==> cedar: inputs <==
==> flow/design.v (excerpt) <==
module mdc (clk, rst_n, start, A, B, out, done);
input clk, rst_n, start;
input [7:0] A, B;
output reg [7:0] out;
output reg done;
reg [1:0] state;
reg [7:0] A_aux, B_aux;
localparam IDLE = 2'b00;
localparam SUBTRACT = 2'b01;
localparam FINISHED = 2'b10;
always @(posedge clk or negedge rst_n) begin
    if (!rst_n) begin
        state <= IDLE;
        out <= 0;
        done <= 0;
    end else begin
        done <= 0;
        case (state)
            IDLE: begin
                state <= IDLE;
                if (start) begin
                    state <= SUBTRACT;
                    A_aux <= A;
                    B_aux <= B;
                end
            end
            SUBTRACT: begin
                state <= SUBTRACT;
                if (A_aux > B_aux)
                    A_aux <= A_aux - B_aux;
                else if (B_aux > A_aux)
                    B_aux <= B_aux - A_aux;
                else
                    state <= FINISHED;
            end
            FINISHED: begin
                state <= IDLE;
                done <= 1;
                out <= A_aux;
            end
            default: state <= IDLE;
        endcase
    end
end
endmodule
export LEC_CHECK = 0
export CAP_MARGIN = 20
export CORE_MARGIN = 2
export CORE_UTILIZATION = 67
export CTS_BUF_LIST = sky130_fd_sc_hd__clkbuf_16
export HOLD_SLACK_MARGIN = 0.3
export SLEW_MARGIN = 20
create_clock -name core_clock -period 2.15 [get_ports {clk}]
run.sh (not shown) runs the stock make flow with config.mk's settings and CLKGATE_MAP_FILE=.
==> inputs of maple, as changes to cedar <==
Settings changed: CORE_ASPECT_RATIO set to 0.5, CORE_MARGIN 2 to 8, CORE_UTILIZATION 67 to 40, HOLD_SLACK_MARGIN 0.3 to unset.
==> flow/constraint.sdc (replaced) <==
create_clock -name core_clock -period 4.0 [get_ports {clk}]
set_input_delay 0.8000 -clock core_clock [delete_from_list [all_inputs] [get_ports {clk}]]
set_output_delay 0.8000 -clock core_clock [all_outputs]
set_load 0.01 [all_outputs]
==> inputs of willow, as changes to cedar <==
Settings changed: CORE_UTILIZATION 67 to 40, HOLD_SLACK_MARGIN 0.3 to unset.
==> flow/constraint.sdc (replaced) <==
create_clock -name core_clock -period 4.0 [get_ports {clk}]
set_input_delay 0.8000 -clock core_clock [delete_from_list [all_inputs] [get_ports {clk}]]
set_output_delay 0.8000 -clock core_clock [all_outputs]
set_load 0.01 [all_outputs]
==> inputs of sierra, as changes to cedar <==
Settings changed: CORE_UTILIZATION 67 to 63, HOLD_SLACK_MARGIN 0.3 to unset.
==> flow/constraint.sdc (replaced) <==
create_clock -name core_clock -period 2.27 [get_ports {clk}]
set_input_delay 0.4540 -clock core_clock [delete_from_list [all_inputs] [get_ports {clk}]]
set_output_delay 0.4540 -clock core_clock [all_outputs]
set_load 0.01 [all_outputs]
==> notes.md <==
Purpose: to document the outcome of synthesis and place and route.

Clock tree
Per the repair_timing log after CTS, setup buffers inserted total 2.

Place
Detailed placement reports a standard cell area of 0.00243 mm2. Note, the detailed placer reported a final HPWL of about 3.9 mm. Per the gpl log, the routability congestion estimate is 0.975. STA on the placed design reports a worst setup slack of -0.114 ns.

Global route
The met1 track utilization from global routing is 42.8%. The global-route total usage across every layer is 32.3%. In the global route stage, met2 resource usage came out at 55.1%.

Status
The run finished with no timing, DRC or antenna violations.

Die
The floorplan has 20 rows.
-- figures above: sierra

==> notes.md <==
The following summarizes the physical implementation.

Status
The flow did not finish. The flow halted during 5_1_grt. The tool reported: "[ERROR GRT-0232] Routing congestion too high. Check the congestion heatmap in the GUI".

Place
The placed cell area is 0.00247 mm2. For this run the detailed placement stage logged an HPWL of 4.42 mm. The pre-CTS setup check shows a worst slack of -0.153 ns.

The routability congestion estimate from global placement is roughly 0.94.

Global route
Across every metal layer, demand over resource in global routing totals about four fifths. The met1 track utilization from global routing is 81.4%.

Clock tree
The number of post-CTS setup repair buffers is 8.
-- figures above: cedar

==> notes.md <==
Purpose: to document the outcome of synthesis and place and route.

Place
The worst setup timing slack at the placement stage is 1.20 ns. The detailed-placement wirelength estimate is around 3.3 mm. The routability congestion estimate from global placement is 0.843.

Die
The row count is 25.

Clock tree
Buffers added to address setup during post-CTS repair amount to 0.

Status
The run finished with no timing, DRC or antenna violations.

Global route
In the global route stage, met1 resource usage came out at 21.7%. The fraction of met2 tracks used by global routing is 30.1%.

Synth
The area of the mapped netlist is 0.00198 mm2.

Detailed routing
The routed design shows a via density per instance of 5.23.

Cells and area
The filler-free cell count of the finished design is 297.
-- figures above: willow

==> notes.md <==
Purpose: to document the outcome of synthesis and place and route.

Status
The flow ran to the end and the layout has no timing, DRC or antenna violations.

Pwr
Clock network power for this build is 0.000234 W.

Die
The report lists the number of standard-cell rows as 18.

Min path
Along the worst hold path, the cell count comes to 1.

Place
The routability congestion estimate from global placement is 0.816. The placed cell area is roughly 0.0023 mm2. The detailed-placement wirelength estimate is 3.59 mm.

Global route
Global routing used 12.7% of the available tracks across all layers. The fraction of met2 tracks used by global routing is 20.9%. The met1 track utilization from global routing is 15.5%.
-- figures above: maple


==> inputs of run K <==
==> flow/design.v <==
module mdc (clk, rst_n, start, A, B, out, done);
input clk, rst_n, start;
input [7:0] A, B;
output reg [7:0] out;
output reg done;
reg [1:0] state;
reg [7:0] A_aux, B_aux;
localparam IDLE = 2'b00;
localparam SUBTRACT = 2'b01;
localparam FINISHED = 2'b10;
always @(posedge clk or negedge rst_n) begin
    if (!rst_n) begin
        state <= IDLE;
        out <= 0;
        done <= 0;
    end else begin
        done <= 0;
        case (state)
            IDLE: begin
                state <= IDLE;
                if (start) begin
                    state <= SUBTRACT;
                    A_aux <= A;
                    B_aux <= B;
                end
            end
            SUBTRACT: begin
                state <= SUBTRACT;
                if (A_aux > B_aux)
                    A_aux <= A_aux - B_aux;
                else if (B_aux > A_aux)
                    B_aux <= B_aux - A_aux;
                else
                    state <= FINISHED;
            end
            FINISHED: begin
                state <= IDLE;
                done <= 1;
                out <= A_aux;
            end
            default: state <= IDLE;
        endcase
    end
end
endmodule
==> flow/run.sh <==
#!/bin/bash
# the make line also repeats each setting of config.mk as NAME=value (left out here)
make -C /OpenROAD-flow-scripts/flow DESIGN_CONFIG=/design/flow/config.mk WORK_HOME=/design/flow/orfs CLKGATE_MAP_FILE= finish
==> flow/config.mk <==
export PLATFORM = sky130hd
export DESIGN_NAME = mdc
export DESIGN_NICKNAME = mdc
export VERILOG_FILES = /design/flow/design.v
export SDC_FILE = /design/flow/constraint.sdc
export NUM_CORES = 4
export LEC_CHECK = 0
export CAP_MARGIN = 0
export CELL_PAD_IN_SITES_GLOBAL_PLACEMENT = 1
export CORE_ASPECT_RATIO = 0.71
export CORE_MARGIN = 2
export CORE_UTILIZATION = 49
export CTS_BUF_LIST = sky130_fd_sc_hd__clkbuf_16
export CTS_CLUSTER_SIZE = 89
export GPL_ROUTABILITY_DRIVEN = 0
export GPL_TIMING_DRIVEN = 0
export HOLD_SLACK_MARGIN = 0.02
export MIN_ROUTING_LAYER = met2
export PLACE_DENSITY = 0.84
export SETUP_SLACK_MARGIN = 0.37
export SLEW_MARGIN = 20
==> flow/constraint.sdc <==
create_clock -name core_clock -period 1.58 [get_ports {clk}]
set_input_delay 0.3160 -clock core_clock [delete_from_list [all_inputs] [get_ports {clk}]]
set_output_delay 0.3160 -clock core_clock [all_outputs]
set_load 0.01 [all_outputs]
==> inputs of run X, as changes to run K <==
- CAP_MARGIN: 0 -> 40
- CELL_PAD_IN_SITES_GLOBAL_PLACEMENT: 1 -> default
- CORE_ASPECT_RATIO: 0.71 -> default
- CORE_UTILIZATION: 49 -> 68
- CTS_CLUSTER_SIZE: 89 -> default
- GPL_ROUTABILITY_DRIVEN: 0 -> default
- GPL_TIMING_DRIVEN: 0 -> default
- HOLD_SLACK_MARGIN: 0.02 -> default
- MIN_ROUTING_LAYER: met2 -> default
- PLACE_DENSITY: 0.84 -> default
- SETUP_SLACK_MARGIN: 0.37 -> default
==> flow/constraint.sdc (replaced) <==
create_clock -name core_clock -period 2.12 [get_ports {clk}]
set_input_delay 0.4240 -clock core_clock [delete_from_list [all_inputs] [get_ports {clk}]]
set_output_delay 0.4240 -clock core_clock [all_outputs]
set_load 0.01 [all_outputs]
==> inputs of run Y, as changes to run K <==
- CAP_MARGIN: 0 -> 20
- CELL_PAD_IN_SITES_GLOBAL_PLACEMENT: 1 -> default
- CORE_ASPECT_RATIO: 0.71 -> default
- CORE_UTILIZATION: 49 -> 31
- CTS_CLUSTER_SIZE: 89 -> default
- GPL_ROUTABILITY_DRIVEN: 0 -> default
- GPL_TIMING_DRIVEN: 0 -> default
- HOLD_SLACK_MARGIN: 0.02 -> default
- MIN_ROUTING_LAYER: met2 -> default
- PLACE_DENSITY: 0.84 -> default
- SETUP_SLACK_MARGIN: 0.37 -> default
==> flow/constraint.sdc (replaced) <==
create_clock -name core_clock -period 2.85 [get_ports {clk}]
set_input_delay 0.5700 -clock core_clock [delete_from_list [all_inputs] [get_ports {clk}]]
set_output_delay 0.5700 -clock core_clock [all_outputs]
set_load 0.01 [all_outputs]
==> comparison <==
Run X died in 4_1_cts. Run K finished but fails on negative setup slack. Run Y completed with no timing, DRC or antenna violations.
Die area, lowest first: run X, run K, run Y.
Between run Y and run K, the lower worst setup slack is in run K (gap 1200 ps).
In combinational power, run K is at 3.1 times the value of run Y.
Of run Y and run K, run K has the higher sequential power (gap about 44%, measured against run K).
Synthesized area is the same in run X and run Y.
In synthesized cell count, run K and run X do not differ.
The power of run K is 2.6 times that of run Y.
Between run Y and run K, the lower sequential share of layout area is in run K (gap 6.4 points).
In run Y the cell area is smaller than in run K, by about 20%.
==> figures <==
item                                                                                run K        run Y           run X
Status                                                         complete, but fails checks  no timing/DRC/antenna violations  did not finish
Stage where the flow stopped                                                            -            -         4_1_cts
Reasons for failing layout checks                                    negative setup slack            -               -
Combinational logic power                                                         4.35 mW      1.39 mW               -
Power in sequential cells                                                         1.35 mW     0.757 mW               -
Routing usage on met3                                                               0.568       0.0119               -
Height of the die                                                                 57.6 µm      83.9 µm         58.0 µm
Worst Setup SP                                                                   A_aux[0]     A_aux[0]               -
Unrepaired setup endpoints after global routing                                       yes           no               -
Met1 GRT Util                                                                           0        0.190               -
Wire length of the first global-routing pass                                      9540 µm      7600 µm               -
Final tally of max-slew violations                                                      0            0               -
Total number of cells along the worst setup path                                        7            7               -
Final setup fails                                                                      30            0               -
Count of inserted tapcells                                                             52           77               -
Postcts setup bufs                                                                     17            0               -
Proportion of cell area occupied by multi-input gates                               0.476        0.438               -
Count of cells resized by post-cts repair                                              53            0               -
Share of the clock period used by the worst path after layout                        1.46        0.840               -
Full die area                                                                 0.00457 mm²  0.00704 mm²     0.00336 mm²
GRT met2 Usage                                                                      0.513        0.219               -
Power is estimated from default activity; no workload was simulated.
